==> flow/design.v <==
`timescale 10ns/1ns
module servo( input clk, input rst, output reg PWM, input [1:0]boton_cambiar_grados );
integer contador;
integer frecuencia;
integer auxContador;
reg C;
always@(posedge clk) begin
if (rst) begin
	PWM<=0;
	contador<=0;
end else begin
PWM<=~boton_cambiar_grados;
	auxContador=auxContador+1;
	if(boton_cambiar_grados==1)
		begin
				contador<= contador +1;                      
				if (contador< 75_000) 
				begin
					PWM <= 1;
				end
				else
				if (contador < 1_900_000)  
				begin
				PWM <= 0;
				end
	end			
	else if(boton_cambiar_grados==2)
		begin
				contador<= contador +1;                      
				if (contador<150_000)  
				begin
					PWM <= 1;
				end
				else
				if (contador < 1_850_000)  
				begin
				PWM <= 0;
				end
	end	
	else if(boton_cambiar_grados==3)
		begin
				contador<= contador +1;                      
				if (contador<240_000)	 
				begin
					PWM <= 1;
				end
				else
				if (contador < 1_800_000)  
				begin
				PWM <= 0;
				end
	end
	if(contador >=2_100_000)  
	begin
		contador <= 0;
	end			
end
end
 endmodule 
module ultrasonido1(input ultra, input clk, input rst, input echo, output reg done, output reg trigger, output reg [15:0] distance);
	parameter divH = 1000; 
	parameter divL = 2000;
	integer countF;
	integer countEcho;
	always @(posedge clk) begin 
		if (rst | ultra) 
		begin 
			countF <= 0;
			trigger <= 0;
		end 
		else 
		begin
			countF <= countF +1;  
			if (countF < divH+1)
				trigger <= 1;
			else
			if (countF < divL+1)
				trigger <= 0;
			else 
				countF <= 0;
		end
	end
	always @(posedge clk) begin
		if (rst) begin
			countEcho <= 0;
			done <= 0;
			distance <= 0;
		end
		else if (echo == 1) begin
			countEcho <= countEcho +1;
			done <= 0;
		end
		else
		begin
			if (echo == 0 & countEcho != 0)	
				distance <= (~countEcho*340)/2000000;
				countEcho <=0;
				done <= 1; 	
		end
	end
endmodule
`timescale 10ns/1ns
 module radar(  input clk, input rst, input echo, input [1:0] boton_cambiar_grados, output done, output trigger,
 output [15:0] distance, output PWM, input ultra);
 servo   servo( .clk (clk), .rst(rst), .PWM(PWM), .boton_cambiar_grados(boton_cambiar_grados));
 ultrasonido1 ultrasonido2( .ultra(ultra), .clk(clk), .rst(rst),  .echo(echo), .done(done), .trigger(trigger),.distance(distance));
 endmodule
export LEC_CHECK = 0
export ABC_AREA = 1
export CAP_MARGIN = 20
export CORE_MARGIN = 2
export CORE_UTILIZATION = 71
export CTS_CLUSTER_DIAMETER = 239
export HOLD_SLACK_MARGIN = 0.29
export PLACE_DENSITY_LB_ADDON = 0.26
export SETUP_SLACK_MARGIN = -0.5
export SLEW_MARGIN = 20
create_clock -name core_clock -period 14.6 [get_ports {clk}]
run.sh (not shown) runs the stock make flow with config.mk's settings and CLKGATE_MAP_FILE=.
The baseline died in global routing (5_1_grt).
Edit:
- ABC_AREA: 1 -> unset
- CORE_UTILIZATION: 71 -> 17
- CTS_CLUSTER_DIAMETER: 239 -> unset
- HOLD_SLACK_MARGIN: 0.29 -> unset
- PLACE_DENSITY_LB_ADDON: 0.26 -> unset
- SETUP_SLACK_MARGIN: -0.5 -> unset
- clock period: 14.6 -> 32.8 ns (I/O delays scaled with it)
The changed run produced a clean layout.
Area after synthesis drops by 8.7%.
Synthesized cell count falls by 27%.
Die size grows to 3.7 times its value.
Edit:
- CORE_UTILIZATION: 17 -> 40
- clock period: 32.8 -> 23.5 ns (I/O delays scaled with it)
After rerunning:
- wire length climbs by about 5%
- clock skew climbs by 0.014 ns
- hold slack is worse by 0.0059 ns
- worst setup slack is worse by 8.9 ns
- die area drops by about 60%
- utilization climbs by 24 points
- via count climbs by about 1.8%
- design area drops by about 4.5%
Edit:
- ABC_AREA: unset -> 1
- CAP_MARGIN: 20 -> 40
- CORE_UTILIZATION: 40 -> 72
- CTS_CLUSTER_SIZE: unset -> 98
- PLACE_DENSITY: unset -> 0.35
- clock period: 23.5 -> 12.0 ns (I/O delays scaled with it)
This time the run stopped in detailed placement (3_5_place_dp) with DPL-0033.
Area after synthesis goes up by 9.6%.
Synthesized cell count goes up by 37%.
Die size goes down by 39%.
Edit:
- CAP_MARGIN: 40 -> 20
- CTS_CLUSTER_DIAMETER: unset -> 348
- CTS_CLUSTER_SIZE: 98 -> 100
- PLACE_DENSITY: 0.35 -> 0.87
- TNS_END_PERCENT: unset -> 10
- clock period: 12.0 -> 13.9 ns (I/O delays scaled with it)
What happened: The changed run did not get past clock tree synthesis (4_1_cts) (DPL-0038). Die size is unchanged. Synthesized cell count stays the same. Area after synthesis stays the same.

* * *

Starts from the design.v that is shown in full above.
Settings: LEC_CHECK=0, CAP_MARGIN=20, CELL_PAD_IN_SITES_GLOBAL_PLACEMENT=1, CORE_ASPECT_RATIO=0.5, CORE_MARGIN=2, CORE_UTILIZATION=58, CTS_CLUSTER_DIAMETER=393, GPL_ROUTABILITY_DRIVEN=0, PLACE_DENSITY_LB_ADDON=0.18, SLEW_MARGIN=20, TNS_END_PERCENT=25; clock period 39.6 ns.
Change:
Settings changed: ABC_AREA from default to 0, CORE_ASPECT_RATIO 0.5 to 1.6, CORE_UTILIZATION 58 to 40, CTS_CLUSTER_DIAMETER 393 to 179, PLACE_DENSITY_LB_ADDON 0.18 to default, TNS_END_PERCENT 25 to default.
Clock period 39.6 ns to 25.0 ns, I/O delays scaled along.
What happened: Flip-flop count stays the same; routed wire length goes up by about 24%.

* * *

// radar: RTL as listed in full above, without the edits since
clock: 25.0 ns
lec_check: 0
cap_margin: 20
core_aspect_ratio: 1.6
core_margin: 2
core_utilization: 40
gpl_routability_driven: 0
slew_margin: 20
The first run completed without violations.
Edit:
--- a/flow/config.mk
+++ b/flow/config.mk
@@ -6,8 +6,13 @@
 export NUM_CORES = 4
 export LEC_CHECK = 0
+export ABC_AREA = 0
 export CAP_MARGIN = 20
-export CORE_ASPECT_RATIO = 1.6
+export CELL_PAD_IN_SITES_GLOBAL_PLACEMENT = 1
 export CORE_MARGIN = 2
-export CORE_UTILIZATION = 40
-export GPL_ROUTABILITY_DRIVEN = 0
+export CORE_UTILIZATION = 61
+export CTS_CLUSTER_DIAMETER = 120
+export CTS_CLUSTER_SIZE = 100
+export HOLD_SLACK_MARGIN = 0.15
+export SETUP_SLACK_MARGIN = -1.38
 export SLEW_MARGIN = 20
+export TNS_END_PERCENT = 25
Outcome: Hold slack loses 0.0086 ns; global-route usage went up by 10 points; sequential cell count stays the same; final area went down by 1.3%; synthesized area is unchanged; clock-buffer cell count went up by 2.
Edit:
==> flow/config.mk (replaced) <==
export PLATFORM = sky130hd
export DESIGN_NAME = radar
export DESIGN_NICKNAME = radar
export VERILOG_FILES = /design/flow/design.v
export SDC_FILE = /design/flow/constraint.sdc
export NUM_CORES = 4
export LEC_CHECK = 0
export ABC_AREA = 1
export CAP_MARGIN = 20
export CELL_PAD_IN_SITES_GLOBAL_PLACEMENT = 1
export CORE_MARGIN = 2
export CORE_UTILIZATION = 61
export CTS_CLUSTER_DIAMETER = 333
export CTS_CLUSTER_SIZE = 100
export HOLD_SLACK_MARGIN = 0.15
export PLACE_DENSITY_LB_ADDON = 0.08
export SLEW_MARGIN = 0
Result: This time the run did not get past global placement without I/O (3_1_place_gp_skip_io) on FLW-0024. Die size climbs by 9.4%. Area after synthesis climbs by 9.6%. Synthesized cell count grows by 37%.
Edit:
--- a/flow/config.mk
+++ b/flow/config.mk
@@ -10,8 +10,7 @@
 export CELL_PAD_IN_SITES_GLOBAL_PLACEMENT = 1
 export CORE_MARGIN = 2
-export CORE_UTILIZATION = 61
+export CORE_UTILIZATION = 37
 export CTS_CLUSTER_DIAMETER = 333
 export CTS_CLUSTER_SIZE = 100
 export HOLD_SLACK_MARGIN = 0.15
-export PLACE_DENSITY_LB_ADDON = 0.08
-export SLEW_MARGIN = 0
+export SLEW_MARGIN = 5
Effect: This time the run completed with no timing, DRC or antenna violations; synthesized cell count does not change; die size rises by 63%; synthesized area stays the same.
Edit:
==> flow/config.mk (replaced) <==
export PLATFORM = sky130hd
export DESIGN_NAME = radar
export DESIGN_NICKNAME = radar
export VERILOG_FILES = /design/flow/design.v
export SDC_FILE = /design/flow/constraint.sdc
export NUM_CORES = 4
export LEC_CHECK = 0
export ABC_AREA = 0
export CAP_MARGIN = 20
export CELL_PAD_IN_SITES_GLOBAL_PLACEMENT = 1
export CORE_ASPECT_RATIO = 1.6
export CORE_MARGIN = 2
export CORE_UTILIZATION = 40
export CTS_CLUSTER_DIAMETER = 179
export GPL_ROUTABILITY_DRIVEN = 0
export GPL_TIMING_DRIVEN = 0
export SLEW_MARGIN = 40
export TNS_END_PERCENT = 35
Wire length rises by 3.5%.
Worst hold slack barely changes.
Utilization rises by 4.3 points.
Final area falls by 6.0%.
Count of clock-buffer cells in the layout rises by 1.
Flip-flop count stays the same.
Clock skew stays flat.
Non-clock buffer count rises by 103.
Area after synthesis falls by 8.7%.
Worst setup slack gets worse by 1.6 ns.

* * *

Setup of before:
Starts from the design.v that is shown in full above.
make LEC_CHECK=0 ABC_AREA=1 CAP_MARGIN=20 CORE_MARGIN=2 CORE_UTILIZATION=72 CTS_CLUSTER_DIAMETER=239 CTS_CLUSTER_SIZE=76 PLACE_DENSITY_LB_ADDON=0.13 SETUP_SLACK_MARGIN=-0.5 SLEW_MARGIN=20 finish   # period 13.7 ns
FAIL before @ clock tree synthesis (4_1_cts): tool exited with error
Here is what was changed in the inputs of after compared with before.
- a deleted CTS_CLUSTER_SIZE that had been 76
- an added PLACE_DENSITY of 0.36
- a deleted SETUP_SLACK_MARGIN that had been -0.5
- an added TNS_END_PERCENT of 15
- a deleted CTS_CLUSTER_DIAMETER that had been 239
- a deleted PLACE_DENSITY_LB_ADDON that had been 0.13
- a change of the clock period (ns, I/O delays scaled along) from 13.7 to 16.8
--- outcome ---
after closes out successfully: all stages finished, all timing, DRC and antenna checks passed. FAIL before @ clock tree synthesis (4_1_cts): tool exited with error. [compare] base=before new=after: post-synth area from yosys stat level, half-perimeter wire length after placement moved down, overall chip area level. Changes observed in after relative to before: portion of the post-synthesis area used by sequential elements flat; arithmetic-cell share of the synthesized area counting full adders, half adders and majority gates ~0 delta; total of buffers placed on input and output ports saw little to no change; setup slack after placement higher. before -> after: global placement routability congestion increased slightly.
